== v32 ==
// cpu
module cpu#(
  parameter CLOCK_HZ = 27_000_000
) (
  input  rst,
  input  clk,
  input  irq,
  output dmem_ren,  
  output dmem_wen,  
  output dmem_byt,  
  output [14-1:0] dmem_addr,
  input  [15:0] dmem_rdata,  
  output [15:0] dmem_wdata,  
  output pmem_wenh, pmem_wenl,
  output [14-1:0] pmem_addr,
  input  [17:0] pmem_rdata,  
  output [17:0] pmem_wdata   
);
For scale: ~4500 cells after synthesis, about 38000 sq um of cells after synthesis.
Settings: LEC_CHECK=0, CAP_MARGIN=10, CELL_PAD_IN_SITES_DETAIL_PLACEMENT=0, CORE_ASPECT_RATIO=1.0, CORE_MARGIN=2, CORE_UTILIZATION=70, CTS_CLUSTER_DIAMETER=333, GPL_ROUTABILITY_DRIVEN=1, HOLD_SLACK_MARGIN=-0.08, MAX_ROUTING_LAYER=met4, SETUP_SLACK_MARGIN=2.22, SLEW_MARGIN=20, TNS_END_PERCENT=80; clock period 9.0 ns.
run.sh (not shown) runs the stock make flow with config.mk's settings and CLKGATE_MAP_FILE=.
Although v32 finished all stages, its layout failed final checks on setup timing.
Inputs modified between v32 and v20:
Settings: CTS_CLUSTER_DIAMETER changed from 333 to 36; CTS_CLUSTER_SIZE newly set to 35; GPL_ROUTABILITY_DRIVEN removed (was 1); CORE_ASPECT_RATIO removed (was 1.0); CELL_PAD_IN_SITES_DETAIL_PLACEMENT removed (was 0); SETUP_SLACK_MARGIN changed from 2.22 to 1.75; PLACE_DENSITY newly set to 0.65; MAX_ROUTING_LAYER removed (was met4); CAP_MARGIN changed from 10 to 15; HOLD_SLACK_MARGIN removed (was -0.08); TNS_END_PERCENT removed (was 80); the clock period (ns, I/O delays scaled along) changed from 9.0 to 6.24.
==> results <==
Tool error GRT-0116 stopped v20 during global routing; no final results. Re placement-stage cell area: v32 was lower than v20. Count of flip-flops with a built-in enable after synthesis: v20 vs v32 identical. For number of clock buffers inserted by TritonCTS, dividing the value from v20 by the value from v32 gives 1.5. In the reports for v32 and v20, the smaller minimum setup slack after placement belongs to v20. Placed wire-length estimate after detailed placement: v20 vs v32 up 4000 microns. Reported for v32 and v20, number of buffers inserted by hold repair at cts turned out identical to the last digit. Against v32, quantity of gates resized following cts in v20 rose by more than half. From v32 to v20 the numbers moved as follows: combined area of all synthesized cells about even, cell total after placement rose 186, synthesized area per cell about even, routability congestion estimate from global placement fell 0.043.
> inputs changed (v20 -> v10)
Settings: a deleted CTS_CLUSTER_SIZE that had been 35; a change of CAP_MARGIN from 15 to 20; a change of CORE_UTILIZATION from 70 to 17; a deleted SETUP_SLACK_MARGIN that had been 1.75; a deleted PLACE_DENSITY that had been 0.65; a deleted CTS_CLUSTER_DIAMETER that had been 36; a change of the clock period (ns, I/O delays scaled along) from 6.24 to 13.7.
==> comparison <==
v10 completed end to end with timing, DRC and antenna clean. Diff v10..v20 | fraction of synthesized cell area in xor and xnor cells | negligible. In v10, the placement row count came out 89 above the value in v20. Compared to v20, v10 has initial cell density of the core 54 points lower. Synthesized cell count: v20 vs v10 identical. v10 ended up with a higher die size than v20 did. The detailed placer's ending HPWL of v10 was inferior to that of v20. As far as sequential-to-total area share from yosys stat goes, v10 and v20 are indistinguishable; the numbers are identical. Of v10 and v20, the run reporting the lower core region area was v20. v10 against v20; cell count after placement is up by more than a quarter. Total clock sinks: v20 vs v10 identical.
The inputs of v4 differ from those of v10 as listed below.
Settings: CTS_CLUSTER_SIZE: unset -> 94; CORE_UTILIZATION: 17 -> 53; the clock period (ns, I/O delays scaled along): 13.7 -> 10.3.
## What came out
STATUS run=v4 STAGES=ALL_DONE FINAL_CHECKS=FAILED CAUSE=setup timing
v4 vs v10 — critical-path maximum fanout dropped 12.
Diff v4..v10 | design area | negligible
v4 ended up with a higher total buffers and inverters traversed by the critical path than v10 did.
Detailed router's first-iteration violation count (v4 / v10): 1.08
Between v4 and v10, it is v4 whose die size is lower, by 150000 sq um.
What v10 reported for internal cell power has to be multiplied by 1.6 to get the figure for v4.
v4 ended with less sequential cell fraction of total power than v10.
Maximum number of pins on one net before global-route repair ended up 54 lower on v4 than on v10.
v4 ends up with a portion of total power attributed to combinational logic that is 5.6 points higher than in v10.
Setup changes, v4 to v5
Settings: swapping 20 for 25 in SLEW_MARGIN; putting GPL_ROUTABILITY_DRIVEN at 0 where nothing was set; swapping 20 for 25 in CAP_MARGIN; swapping 2 for 9 in CORE_MARGIN; swapping 53 for 66 in CORE_UTILIZATION; putting ABC_AREA at 1 where nothing was set; clearing CTS_CLUSTER_SIZE, which used to be 94; putting CTS_CLUSTER_DIAMETER at 309 where nothing was set; putting CELL_PAD_IN_SITES_GLOBAL_PLACEMENT at 1 where nothing was set; putting MAX_ROUTING_LAYER at met4 where nothing was set; putting PLACE_DENSITY_LB_ADDON at 0.2 where nothing was set; swapping 10.3 for 11.5 in the clock period (ns, I/O delays scaled along).
[summary]
What ended v5 was a tool error in global placement without I/O; the run never finished.
Changes observed in v5 relative to v4: post-synthesis cell count grew by about 16%, number of distinct library cell variants in the gate-level netlist after synthesis shrank by about 40%.
Comparing floorplan net count for v4 and v5, the smaller number came from v4.
Diff v4 -> v5: post-synthesis simple-gate area fraction now sits lower; starting density of the core now sits higher.

* * *

try-garnet:
cpu again, from the RTL that the note above started with.
clock: 5.22 ns
lec_check: 0
cap_margin: 20
core_margin: 2
core_utilization: 57
slew_margin: 20
The flow completed for try-garnet, but it is not clean: the layout still shows negative setup slack.
The following lists how try-willow was set up differently from try-garnet:
- swapping 57 for 49 in CORE_UTILIZATION
- putting GPL_TIMING_DRIVEN at 0 where nothing was set
- putting CELL_PAD_IN_SITES_DETAIL_PLACEMENT at 1 where nothing was set
- swapping 5.22 for 11.5 in the clock period (ns, I/O delays scaled along)
## What came out
Although try-willow finished all stages, its layout failed final checks on negative setup slack. Summary of try-willow over try-garnet: design area moved down, cell area power density went down about 50%. Die area: try-willow worse than try-garnet. Global-route usage: try-willow vs try-garnet up 3.5 points.
--- input diff try-willow..try-raven ---
- CORE_UTILIZATION changed from 49 to 40
- CELL_PAD_IN_SITES_DETAIL_PLACEMENT removed (was 1)
- SETUP_SLACK_MARGIN newly set to 0.68
- GPL_TIMING_DRIVEN removed (was 0)
- the clock period (ns, I/O delays scaled along) changed from 11.5 to 11.2
==> comparison <==
- try-raven: flow completed, timing, DRC and antenna clean
- Looking at maximum VDD drop, try-raven sits 61% lower than try-willow does.
- Changes observed in try-raven relative to try-willow: global-route wire length before repair shows a reduction of 22%; core region area picked up an extra 23%; number of instances resized during post-cts repair decreased 73; count of antenna diodes in the layout dropped 4.
- try-raven vs try-willow: multi-input gate share of the layout cell area up
- Total power of try-raven is lower than that of try-willow.
- try-raven against try-willow: die area picked up an extra about 22%; count of sequential standard cells has remained practically unchanged.
- try-raven vs try-willow on met1 track demand over resource in global routing: try-raven is the lower one.
Inputs modified between try-raven and try-onyx:
- GPL_ROUTABILITY_DRIVEN now 0, previously not set
- MIN_ROUTING_LAYER now met2, previously not set
- SETUP_SLACK_MARGIN now 3.14, was 0.68
- GPL_TIMING_DRIVEN now 0, previously not set
- CORE_UTILIZATION now 49, was 40
- CELL_PAD_IN_SITES_DETAIL_PLACEMENT now 2, previously not set
- HOLD_SLACK_MARGIN now 0.09, previously not set
- PLACE_DENSITY now 0.46, previously not set
- the clock period (ns, I/O delays scaled along) now 11.5, was 11.2
==> comparison <==
Looking at the logs for try-onyx and try-raven, the single run that did not finish was try-onyx. try-onyx did not run to completion, as it errored out during detailed placement. try-onyx ended up with a lower die size than try-raven did. The standard cell core area in try-raven is 1.2 times that in try-onyx. Diff try-raven -> try-onyx: chip area estimate from yosys synthesis did not really move; synthesis-stage register bit count did not really move; initial standard-cell utilization of the core went up; parity-gate share of the synthesized area counting xor and xnor cells did not really move.

* * *

cpu again, from the RTL that the note above started with.
export LEC_CHECK = 0
export CAP_MARGIN = 10
export CELL_PAD_IN_SITES_DETAIL_PLACEMENT = 2
export CORE_ASPECT_RATIO = 1.0
export CORE_MARGIN = 8
export CORE_UTILIZATION = 41
export GPL_ROUTABILITY_DRIVEN = 0
export MAX_ROUTING_LAYER = met4
export PLACE_DENSITY_LB_ADDON = 0.09
export SLEW_MARGIN = 20
export TNS_END_PERCENT = 80
create_clock -name core_clock -period 17.4 [get_ports {clk}]
Next try:
--- a/flow/config.mk
+++ b/flow/config.mk
@@ -7,11 +7,13 @@
 export LEC_CHECK = 0
 export CAP_MARGIN = 10
-export CELL_PAD_IN_SITES_DETAIL_PLACEMENT = 2
+export CELL_PAD_IN_SITES_DETAIL_PLACEMENT = 1
+export CELL_PAD_IN_SITES_GLOBAL_PLACEMENT = 1
 export CORE_ASPECT_RATIO = 1.0
 export CORE_MARGIN = 8
 export CORE_UTILIZATION = 41
 export GPL_ROUTABILITY_DRIVEN = 0
+export HOLD_SLACK_MARGIN = -0.05
 export MAX_ROUTING_LAYER = met4
 export PLACE_DENSITY_LB_ADDON = 0.09
-export SLEW_MARGIN = 20
-export TNS_END_PERCENT = 80
+export SLEW_MARGIN = 25
+export TNS_END_PERCENT = 40
Power shrinks by 3.5%.
Design area grows by 0.49%.
Cell count does not change.
Next try:
==> flow/config.mk (replaced) <==
export PLATFORM = sky130hd
export DESIGN_NAME = cpu
export DESIGN_NICKNAME = cpu
export VERILOG_FILES = /design/flow/design.v
export SDC_FILE = /design/flow/constraint.sdc
export NUM_CORES = 4
export LEC_CHECK = 0
export CAP_MARGIN = 20
export CELL_PAD_IN_SITES_DETAIL_PLACEMENT = 2
export CELL_PAD_IN_SITES_GLOBAL_PLACEMENT = 1
export CORE_MARGIN = 4
export CORE_UTILIZATION = 36
export MAX_ROUTING_LAYER = met4
export PLACE_DENSITY_LB_ADDON = 0.18
export SETUP_SLACK_MARGIN = 0.86
export SLEW_MARGIN = 25
==> flow/constraint.sdc (replaced) <==
create_clock -name core_clock -period 10.6 [get_ports {clk}]
set_input_delay 2.1200 -clock core_clock [delete_from_list [all_inputs] [get_ports {clk}]]
set_output_delay 2.1200 -clock core_clock [all_outputs]
set_load 0.01 [all_outputs]
The changed run completed, yet does not pass: setup timing.
Wire length rose by 22%.
Clock skew barely changes.
Worst setup slack degrades by 2.7 ns.
Total power grows by 100%.
Cell count came out higher by 7.4%.
Clock-buffer cell count went up by 14.
Sequential power grows by 65%.
Worst hold slack gains 0.029 ns.
Power is estimated from default activity; no workload was simulated.
